==> inputs of violet <==
==> flow/design.v <==
`timescale 1ns/100ps
module conv(
           input Aclk,
           input rst,
           input [7:0] Xin,
           input [7:0] Kin,
           output reg [7:0] Rout,
           output reg result_done
       );
reg [7:0] pattern [9-1:0];
reg [4:0] daddr;
wire pattern_done;
reg [7:0] kernel [4-1:0];
reg [4:0] kaddr;
wire kernel_done;
reg [7:0] result [4-1:0];
reg [4:0] out_cnt;
integer i;
assign pattern_done = (daddr-1>=9) ? 1'd1 : 1'd0;
always@(posedge Aclk)
begin
    if(rst)
    begin
        for(i=0;i<9;i=i+1)
        begin
            pattern[i] <= 7'd0;
        end
        daddr <= 5'd1;   
    end
    else
    begin
        if(pattern_done)
        begin
            pattern[daddr] <= pattern[daddr];
            daddr <= daddr;
        end
        else
        begin
            pattern[daddr-1] <= Xin;
            daddr <= daddr + 5'd1;
        end
    end
end
assign kernel_done = (kaddr-1>=4) ? 1'd1 : 1'd0;
always@(posedge Aclk)
begin
    if(rst)
    begin
        for(i=0;i<4;i=i+1)
        begin
            kernel[i] <= 7'd0;
        end
        kaddr <= 5'd1;
    end
    else
    begin
        if(kernel_done)
        begin
            kernel[kaddr] <= kernel[kaddr];
            kaddr <= kaddr;
        end
        else
        begin
            kernel[kaddr-1] <= Kin;
            kaddr <= kaddr + 5'd1;
        end
    end
end
always@(*)
begin
    if(rst)
    begin
        for(i=0;i<4;i=i+1)
        begin
            result[i] = 7'd0;
        end
    end
    else
    begin
        if(pattern_done & kernel_done)
        begin
            result[0] = pattern[0]*kernel[0] + pattern[1]*kernel[1] + pattern[3]*kernel[2] + pattern[4]*kernel[3];
            result[1] = pattern[1]*kernel[0] + pattern[2]*kernel[1] + pattern[4]*kernel[2] + pattern[5]*kernel[3];
            result[2] = pattern[3]*kernel[0] + pattern[4]*kernel[1] + pattern[6]*kernel[2] + pattern[7]*kernel[3];
            result[3] = pattern[4]*kernel[0] + pattern[5]*kernel[1] + pattern[7]*kernel[2] + pattern[8]*kernel[3];
        end
        else
        begin
            for(i=0;i<4;i=i+1)
            begin
                result[i] = 7'd0;
            end
        end
    end
end
always@(posedge Aclk)
begin
    if(rst)
    begin
        result_done <= 1'd0;
    end
    else
    begin
        if(pattern_done & kernel_done)
        begin
            result_done <= 1'd1;
        end
        else
        begin
            result_done <= result_done;
        end
    end
end
always@(posedge Aclk)
begin
    if(rst)
    begin
        Rout <= 7'd0;
        out_cnt <= 5'd1;
    end
    else
    begin
        if(pattern_done & kernel_done)
        begin
            out_cnt <= out_cnt + 5'd1;
            Rout <= result[out_cnt-1];
        end
        else
        begin
            out_cnt <= 5'd1;
            Rout <= 5'd0;
        end
    end
end
endmodule
==> flow/run.sh <==
#!/bin/bash
# the make line also repeats each setting of config.mk as NAME=value (left out here)
make -C /OpenROAD-flow-scripts/flow DESIGN_CONFIG=/design/flow/config.mk WORK_HOME=/design/flow/orfs CLKGATE_MAP_FILE= finish
==> flow/config.mk <==
export PLATFORM = sky130hd
export DESIGN_NAME = conv
export DESIGN_NICKNAME = conv
export VERILOG_FILES = /design/flow/design.v
export SDC_FILE = /design/flow/constraint.sdc
export NUM_CORES = 4
export LEC_CHECK = 0
export CAP_MARGIN = 20
export CORE_MARGIN = 2
export CORE_UTILIZATION = 72
export CTS_CLUSTER_DIAMETER = 205
export CTS_CLUSTER_SIZE = 32
export PLACE_DENSITY_LB_ADDON = 0.03
export SETUP_SLACK_MARGIN = 1.84
export SLEW_MARGIN = 20
==> flow/constraint.sdc <==
create_clock -name core_clock -period 6.45 [get_ports {Aclk}]
set_input_delay 1.2900 -clock core_clock [delete_from_list [all_inputs] [get_ports {Aclk}]]
set_output_delay 1.2900 -clock core_clock [all_outputs]
set_load 0.01 [all_outputs]
==> inputs of onyx, as changes to violet <==
Settings changed: CORE_UTILIZATION 72 to 63, CTS_CLUSTER_DIAMETER 205 to unset, CTS_CLUSTER_SIZE 32 to unset, PLACE_DENSITY_LB_ADDON 0.03 to unset, SETUP_SLACK_MARGIN 1.84 to unset.
==> flow/constraint.sdc (replaced) <==
create_clock -name core_clock -period 4.36 [get_ports {Aclk}]
set_input_delay 0.8720 -clock core_clock [delete_from_list [all_inputs] [get_ports {Aclk}]]
set_output_delay 0.8720 -clock core_clock [all_outputs]
set_load 0.01 [all_outputs]
==> inputs of ember, as changes to violet <==
Settings changed: CORE_UTILIZATION 72 to 26, CTS_CLUSTER_DIAMETER 205 to unset, CTS_CLUSTER_SIZE 32 to unset, PLACE_DENSITY_LB_ADDON 0.03 to unset, SETUP_SLACK_MARGIN 1.84 to unset.
==> flow/constraint.sdc (replaced) <==
create_clock -name core_clock -period 15.1 [get_ports {Aclk}]
set_input_delay 3.0200 -clock core_clock [delete_from_list [all_inputs] [get_ports {Aclk}]]
set_output_delay 3.0200 -clock core_clock [all_outputs]
set_load 0.01 [all_outputs]
==> inputs of tundra, as changes to violet <==
Settings changed: CORE_UTILIZATION 72 to 64, CTS_CLUSTER_DIAMETER 205 to unset, CTS_CLUSTER_SIZE 32 to unset, PLACE_DENSITY_LB_ADDON 0.03 to unset, SETUP_SLACK_MARGIN 1.84 to 1.85.
==> flow/constraint.sdc (replaced) <==
create_clock -name core_clock -period 6.99 [get_ports {Aclk}]
set_input_delay 1.3980 -clock core_clock [delete_from_list [all_inputs] [get_ports {Aclk}]]
set_output_delay 1.3980 -clock core_clock [all_outputs]
set_load 0.01 [all_outputs]
==> notes <==
violet ran to the end with violations: negative setup slack. onyx finished with negative setup slack left. ember ran to the end with no violations. tundra completed without violations. The highest die size belongs to ember, the lowest to violet. The highest sequential share of layout area belongs to ember, the lowest to onyx. The lowest register-to-register slack belongs to onyx, the highest to ember. In sequential cell count, violet and ember do not differ. Worst setup slack: onyx < violet < tundra < ember. Of violet and ember, violet has the higher first-iteration DRC count (gap about 55%, measured against ember).
==> figures <==
Result of the run: tundra no timing/DRC/antenna violations; violet complete, but fails checks; onyx complete, but fails checks; ember no timing/DRC/antenna violations
Violated checks: tundra -; violet negative setup slack; onyx negative setup slack; ember -
Post-route clock skew: tundra 14.5 ps; violet 23.9 ps; onyx 16.8 ps; ember 17.5 ps
Met1 layer wirelength in the final routing: tundra 24.7 mm; violet 23.3 mm; onyx 25.4 mm; ember 28.1 mm
Flop share of the area: tundra 0.148; violet 0.142; onyx 0.140; ember 0.152
Highest metal used: tundra met4; violet met4; onyx met4; ember met5
Summed area of non-filler cells in the final layout: tundra 23900 µm²; violet 25000 µm²; onyx 25200 µm²; ember 23300 µm²
Pin count of the biggest net entering global routing: tundra 33; violet 33; onyx 17; ember 33
Total wirelength of the detailed-routed design: tundra 62.6 mm; violet 66.3 mm; onyx 64.4 mm; ember 60.4 mm
Worst hold slack across all endpoints: tundra 478 ps; violet 500 ps; onyx 479 ps; ember 476 ps
Number of tap cells inserted: tundra 442; violet 384; onyx 448; ember 1060
Fmax: tundra 146 MHz; violet 145 MHz; onyx 147 MHz; ember 131 MHz
Data buffer area share: tundra 0.0655; violet 0.0999; onyx 0.107; ember 0.0214
Vias in the first global route: tundra 17100; violet 18100; onyx 17200; ember 15200
